Setup of run 1:
## ARM
module ARM(
	input clk, rst,
	output [32 - 1:0] imem_addr,
	input [32 - 1:0] imem_data,
	output [32 - 1:0] dmem_addr,
	output [32 - 1:0] dmem_wdata,
	output dmem_read,
	output dmem_write,
	input [32 - 1:0] dmem_rdata,
	input dmem_ready
);
Size: ~8600 cells after synthesis, ~900 flip-flops, roughly 170 I/O pins, ~59000 µm² of cells after synthesis.
clock: 14.3 ns
lec_check: 0
abc_area: 1
cap_margin: 0
cell_pad_in_sites_detail_placement: 1
cell_pad_in_sites_global_placement: 1
core_aspect_ratio: 0.57
core_margin: 9
core_utilization: 40
cts_cluster_diameter: 209
gpl_routability_driven: 0
gpl_timing_driven: 1
min_routing_layer: met2
place_density_lb_addon: 0.23
slew_margin: 30
tns_end_percent: 95
run.sh (not shown) runs the stock make flow with config.mk's settings and CLKGATE_MAP_FILE=.
Status(run 1) = ERROR, stage = global routing
Relative to run 1, the following input files were edited for run 2:
Settings: clearing TNS_END_PERCENT, which used to be 95; clearing MIN_ROUTING_LAYER, which used to be met2; swapping 9 for 2 in CORE_MARGIN; swapping 30 for 20 in SLEW_MARGIN; swapping 209 for 199 in CTS_CLUSTER_DIAMETER; clearing PLACE_DENSITY_LB_ADDON, which used to be 0.23; clearing CELL_PAD_IN_SITES_GLOBAL_PLACEMENT, which used to be 1; swapping 40 for 72 in CORE_UTILIZATION; clearing GPL_ROUTABILITY_DRIVEN, which used to be 0; clearing CELL_PAD_IN_SITES_DETAIL_PLACEMENT, which used to be 1; swapping 0 for 20 in CAP_MARGIN; clearing CORE_ASPECT_RATIO, which used to be 0.57; clearing GPL_TIMING_DRIVEN, which used to be 1; putting CTS_CLUSTER_SIZE at 31 where nothing was set; swapping 14.3 for 9.65 in the clock period (ns, I/O delays scaled along).
==> comparison <==
- Run 2 terminated abnormally: global routing reported GRT-0232.
- Measured against run 2, the number of clock buffers inserted by TritonCTS of run 1 comes out at 2.6 times the reference value.
- [compare] base=run 1 new=run 2: die area -48%; height of the die -5.7%.
- Compared with run 1, in run 2 number of placed cells counting well taps down 381, post-DP HPWL down 23%.
The following lists how run 3 was set up differently from run 2:
Settings: an added TNS_END_PERCENT of 5; a deleted ABC_AREA that had been 1; a deleted CTS_CLUSTER_DIAMETER that had been 199; a change of CORE_UTILIZATION from 72 to 58; a deleted CTS_CLUSTER_SIZE that had been 31; a change of the clock period (ns, I/O delays scaled along) from 9.65 to 13.4.
[summary]
- Run 2 did not finish: a tool error stopped it during global routing.
- Status run 3: flow complete, layout not clean - setup timing
- Run 3: cell resize tally after clock tree synthesis 19 below run 2
- Die area went up by more than 10% going from run 2 to run 3.
- Run 3 vs run 2 on synthesized-area fraction occupied by and/or/nand/nor cells: run 3 is the lower one.
- In run 3, area after synthesis is lower than in run 2.
--- input diff run 3..run 4 ---
Settings: CORE_UTILIZATION changed from 58 to 57; the clock period (ns, I/O delays scaled along) changed from 13.4 to 17.1.
==> comparison <==
Run 4: flow complete, layout not clean; failing: setup timing. Largest vdd supply drop: run 4 worse than run 3. Measured against run 4, the clock buffer instance count of the final layout of run 3 comes out at 0.928 times the reference value. The final reports for run 4 and run 3 show reported combinational group power lower in the former. | non-clock buffer count | lower: run 4 |. Layout overhead on the synthesized area was lower in the run labelled run 4.
diff inputs: run 4 => run 5
Settings: SETUP_SLACK_MARGIN: unset -> 2.75; TNS_END_PERCENT: 5 -> unset; CORE_UTILIZATION: 57 -> 50; the clock period (ns, I/O delays scaled along): 17.1 -> 11.0.
--- outcome ---
- The runs compared here, run 4 and run 5, all ended either early or with open violations.
- No final results exist for run 5, since it was stopped by error ODB-0269 during global routing.
- STATUS run=run 4 STAGES=ALL_DONE FINAL_CHECKS=FAILED CAUSE=setup timing
- Diff run 4 -> run 5: number of enable flip-flop cells about even; synthesized area per cell ~0 delta.
- Run 5 vs. run 4: post-synth area from yosys stat stayed essentially flat, post-synthesis xor/xnor area fraction has remained practically unchanged.
- Taking run 5 as 1.0, run 4 lands at 0.936 on number of rows in the core area.
- For placement-stage cell area, dividing the value from run 5 by the value from run 4 gives 1.09.


Starting RTL as in the previous note.
clock: 15.4 ns
lec_check: 0
cap_margin: 20
cell_pad_in_sites_global_placement: 0
core_margin: 2
core_utilization: 57
cts_cluster_diameter: 380
cts_cluster_size: 15
place_density_lb_addon: 0.1
setup_slack_margin: -0.52
slew_margin: 20
tns_end_percent: 5
The starting point produced a layout that fails on setup timing.
Change:
- ABC_AREA: default -> 1
- CELL_PAD_IN_SITES_GLOBAL_PLACEMENT: 0 -> default
- CORE_ASPECT_RATIO: default -> 0.53
- CTS_CLUSTER_DIAMETER: 380 -> default
- CTS_CLUSTER_SIZE: 15 -> default
- HOLD_SLACK_MARGIN: default -> 0.28
- PLACE_DENSITY_LB_ADDON: 0.1 -> default
- SETUP_SLACK_MARGIN: -0.52 -> 2.82
- clock period: 15.4 -> 11.0 ns (I/O delays scaled with it)
Effect: The new run stopped in global routing; area after synthesis rises by about 1.4%; die size went up by 1.5%; synthesized cell count came out higher by 20%.
Change:
- ABC_AREA: 1 -> default
- CELL_PAD_IN_SITES_GLOBAL_PLACEMENT: default -> 0
- CORE_ASPECT_RATIO: 0.53 -> default
- CTS_CLUSTER_DIAMETER: default -> 51
- HOLD_SLACK_MARGIN: 0.28 -> default
- PLACE_DENSITY_LB_ADDON: default -> 0.1
- SETUP_SLACK_MARGIN: 2.82 -> -0.52
- clock period: 11.0 -> 19.2 ns (I/O delays scaled with it)
Result: The changed run finished with setup timing left. Die area falls by about 1.4%. Synthesized area drops by 1.3%. Synthesized cell count decreases by about 17%.
Change:
- CELL_PAD_IN_SITES_GLOBAL_PLACEMENT: 0 -> default
- CORE_UTILIZATION: 57 -> 50
- CTS_CLUSTER_DIAMETER: 51 -> default
- PLACE_DENSITY_LB_ADDON: 0.1 -> default
- SETUP_SLACK_MARGIN: -0.52 -> 2.86
- TNS_END_PERCENT: 5 -> default
- clock period: 19.2 -> 11.0 ns (I/O delays scaled with it)
The new run did not get past global routing. Synthesized cell count stays the same. Synthesized area stays the same. Die size rose by 14%.
No activity file was given, so power comes from the tool's default toggle rates.
